== run A ==
Design my_chip, start of the top module:
module my_chip (
    input logic [11:0] io_in,  
    output logic [11:0] io_out,  
    input logic clock,
    input logic reset  
);
clock: 9.65 ns
lec_check: 0
cap_margin: 20
core_margin: 7
core_utilization: 24
cts_cluster_size: 30
gpl_routability_driven: 0
gpl_timing_driven: 1
hold_slack_margin: 0.26
max_routing_layer: met5
place_density_lb_addon: 0.19
slew_margin: 20
tns_end_percent: 60
run.sh (not shown) runs the stock make flow with config.mk's settings and CLKGATE_MAP_FILE=.
diff inputs: run A => run B
diff --git a/flow/config.mk b/flow/config.mk
--- a/flow/config.mk
+++ b/flow/config.mk
@@ -8,4 +8,4 @@
 export CAP_MARGIN = 20
-export CORE_MARGIN = 7
-export CORE_UTILIZATION = 24
+export CORE_MARGIN = 2
+export CORE_UTILIZATION = 39
 export CTS_CLUSTER_SIZE = 30
@@ -17,2 +17,2 @@
 export SLEW_MARGIN = 20
-export TNS_END_PERCENT = 60
+export TNS_END_PERCENT = 35
Findings:
Run B ends up with a worst-case register-to-register setup slack that is 0.03 ns lower than in run A.
Compared with run A, area of all placed cells without fillers in run B decreased by a few percent.
Compared with run A, in run B sum of routed wire length over all layers went down by 9.6%; first-pass GRT wire length went down by about 7%; area added between synthesis and finish went down by 3.3 points; worst setup slack after layout went up by 0.089 ns.
Run B went all the way through synthesis, placement and routing and the layout is clean on timing, DRC and antenna.
Cmp run A and run B / total power / lower: run B
Input-level comparison between run C and run B:
diff --git a/flow/config.mk b/flow/config.mk
--- a/flow/config.mk
+++ b/flow/config.mk
@@ -7,11 +7,14 @@
 export LEC_CHECK = 0
+export ABC_AREA = 1
 export CAP_MARGIN = 20
 export CORE_MARGIN = 2
-export CORE_UTILIZATION = 39
-export CTS_CLUSTER_SIZE = 30
+export CORE_UTILIZATION = 72
+export CTS_CLUSTER_DIAMETER = 209
+export CTS_CLUSTER_SIZE = 14
 export GPL_ROUTABILITY_DRIVEN = 0
 export GPL_TIMING_DRIVEN = 1
-export HOLD_SLACK_MARGIN = 0.26
+export HOLD_SLACK_MARGIN = 0.28
 export MAX_ROUTING_LAYER = met5
 export PLACE_DENSITY_LB_ADDON = 0.19
+export SETUP_SLACK_MARGIN = 0.76
 export SLEW_MARGIN = 20
==> flow/constraint.sdc <==
create_clock -name core_clock -period 3.81 [get_ports {clock}]
set_input_delay 0.7620 -clock core_clock [delete_from_list [all_inputs] [get_ports {clock}]]
set_output_delay 0.7620 -clock core_clock [all_outputs]
set_load 0.01 [all_outputs]
==> results <==
Looking only at global-route usage, and setting everything else aside, the lower value of run B and run C goes to run B.
Per the comparison of run C with run B, count of cell instances traversed by the critical path increased by 5 relative to the old numbers; post-placement cell area increased 3.8%.
Summary — utilization, run C relative to run B: higher, by 38 points.
Diff run B..run C | count of flip-flops with a built-in enable after synthesis | unchanged
Run B: all stages complete, timing, DRC and antenna checks passed
Run C finished all stages; however, its layout fails the closing checks, the failures being negative setup slack.
Wire: run C routes more than run B
Comparing run B and run C, the lower post-route cell area is on run B.
Relative to run C, the following input files were edited for run D:
==> flow/config.mk <==
export PLATFORM = sky130hd
export DESIGN_NAME = my_chip
export DESIGN_NICKNAME = my_chip
export VERILOG_FILES = /design/flow/design.v
export SDC_FILE = /design/flow/constraint.sdc
export NUM_CORES = 4
export LEC_CHECK = 0
export ABC_AREA = 1
export CAP_MARGIN = 0
export CORE_ASPECT_RATIO = 1.8
export CORE_MARGIN = 2
export CORE_UTILIZATION = 72
export CTS_CLUSTER_DIAMETER = 203
export CTS_CLUSTER_SIZE = 14
export PLACE_DENSITY_LB_ADDON = 0.12
export SETUP_SLACK_MARGIN = 0.49
export SLEW_MARGIN = 20
[summary]
- Run D did not stop at any stage, and its layout met the timing, DRC and antenna checks.
- Switching share of power sits lower in run D than in run C.
- Compared to run C, the routing of run D uses more wire.
- Run D ended up with more standard cells than run C.
- Comparing run D and run C, the higher width of the die is on run C.

--- another note on this design; it stands on its own ---

==> amber: inputs <==
Design my_chip, start of the top module:
module my_chip (
    input logic [11:0] io_in,  
    output logic [11:0] io_out,  
    input logic clock,
    input logic reset  
);
    logic [7:0] data_in;
    logic enter, sw;
    logic rst;
    logic [1:0] operation;
    logic [4:0] data_out;
    logic finish, error;
    logic [3:0] index;
    Synchronizer sync1(.async(io_in[0]), .clock(clock), .sync(data_in[0]));
    Synchronizer sync2(.async(io_in[1]), .clock(clock), .sync(data_in[1]));
    Synchronizer sync3(.async(io_in[2]), .clock(clock), .sync(data_in[2]));
    Synchronizer sync4(.async(io_in[3]), .clock(clock), .sync(data_in[3]));
    Synchronizer sync5(.async(io_in[4]), .clock(clock), .sync(data_in[4]));
    Synchronizer sync6(.async(io_in[5]), .clock(clock), .sync(data_in[5]));
    Synchronizer sync7(.async(io_in[6]), .clock(clock), .sync(data_in[6]));
    Synchronizer sync8(.async(io_in[7]), .clock(clock), .sync(data_in[7]));
    Synchronizer sync9(.async(io_in[8]), .clock(clock), .sync(enter));
    Synchronizer sync10(.async(io_in[9]), .clock(clock), .sync(sw));
    Synchronizer sync11(.async(io_in[10]), .clock(clock), .sync(operation[0]));
    Synchronizer sync12(.async(io_in[11]), .clock(clock), .sync(operation[1]));
    Synchronizer sync13(.async(reset), .clock(clock), .sync(rst));
    assign io_out[4:0] = data_out[4:0];
    assign io_out[5] = finish;
    assign io_out[6] = error;
    assign io_out[10:7] = index[3:0];
    assign io_out[11] = 1'b0;
    Matrix_Calculator matrix_calculator(.data_in(data_in),
                                        .enter(enter),
                                        .sw(sw),
                                        .operation(operation), 
  ...
clock: 3.91 ns
lec_check: 0
abc_area: 1
cap_margin: 0
core_margin: 2
core_utilization: 72
cts_cluster_diameter: 319
cts_cluster_size: 14
place_density_lb_addon: 0.06
setup_slack_margin: 1.11
slew_margin: 20
run.sh (not shown) runs the stock make flow with config.mk's settings and CLKGATE_MAP_FILE=.
==> willow (differences from amber) <==
==> flow/config.mk (replaced) <==
export PLATFORM = sky130hd
export DESIGN_NAME = my_chip
export DESIGN_NICKNAME = my_chip
export VERILOG_FILES = /design/flow/design.v
export SDC_FILE = /design/flow/constraint.sdc
export NUM_CORES = 4
export LEC_CHECK = 0
export CAP_MARGIN = 0
export CORE_MARGIN = 2
export CORE_UTILIZATION = 72
export CTS_CLUSTER_DIAMETER = 51
export CTS_CLUSTER_SIZE = 37
export PLACE_DENSITY = 0.67
export SLEW_MARGIN = 20
==> flow/constraint.sdc (replaced) <==
create_clock -name core_clock -period 9.03 [get_ports {clock}]
set_input_delay 1.8060 -clock core_clock [delete_from_list [all_inputs] [get_ports {clock}]]
set_output_delay 1.8060 -clock core_clock [all_outputs]
set_load 0.01 [all_outputs]
==> qor summary <==
| item | willow | amber |
|---|---|---|
| Count of buffers added by post-CTS timing repair for setup | 0 | 35 |
| Terminus of the critical flop-to-flop path | matrix_calculator.mul_logic.layer_1_reg.Q[31] | matrix_calculator.mul_logic.layer_1_2_reg.Q[31] |
| Routed met3 length | 4.391 mm | 6.562 mm |
| Start point of the critical path | matrix_calculator.index_counter.Q[4] | matrix_calculator.mul_logic.fsm.cur_state[3] |
| Worst Hold Path EP | sync8.sync | sync7.sync |
| Cell variety after synth | 68 | 44 |
| Outcome | complete, no violations | complete, no violations |
| Maximum number of pins on one net before global-route repair | 205 | 194 |
| Instance count on the critical path | 8 | 17 |
| DIE WIDTH | 191.9 um | 196.9 um |
| Clock-net power | 1.87 mW | 3.80 mW |
| Seq pwr share | 53.6% | 55.7% |
| Worst setup EP type | primary output | flop |
| Number of placed instances with taps included | 3419 | 4062 |
| Synth Area per Inst | 8.122 um2 | 7.184 um2 |
| Sequential share of cell area | 37.83% | 33.93% |
| Number of well-tap cells placed | 455 | 468 |
| Switching power summed over all nets | 0.9922 mW | 2.270 mW |
| Hold Crit Start | sync8.tmp1 | sync7.tmp1 |
| Overall power consumption | 4.231 mW | 9.629 mW |
| Placed instance area | 25560 um2 | 27390 um2 |
| Mux contribution to synthesized area | 2.017% | 0% |
Power figures rest on the tool's default switching activity, not on a simulated workload.
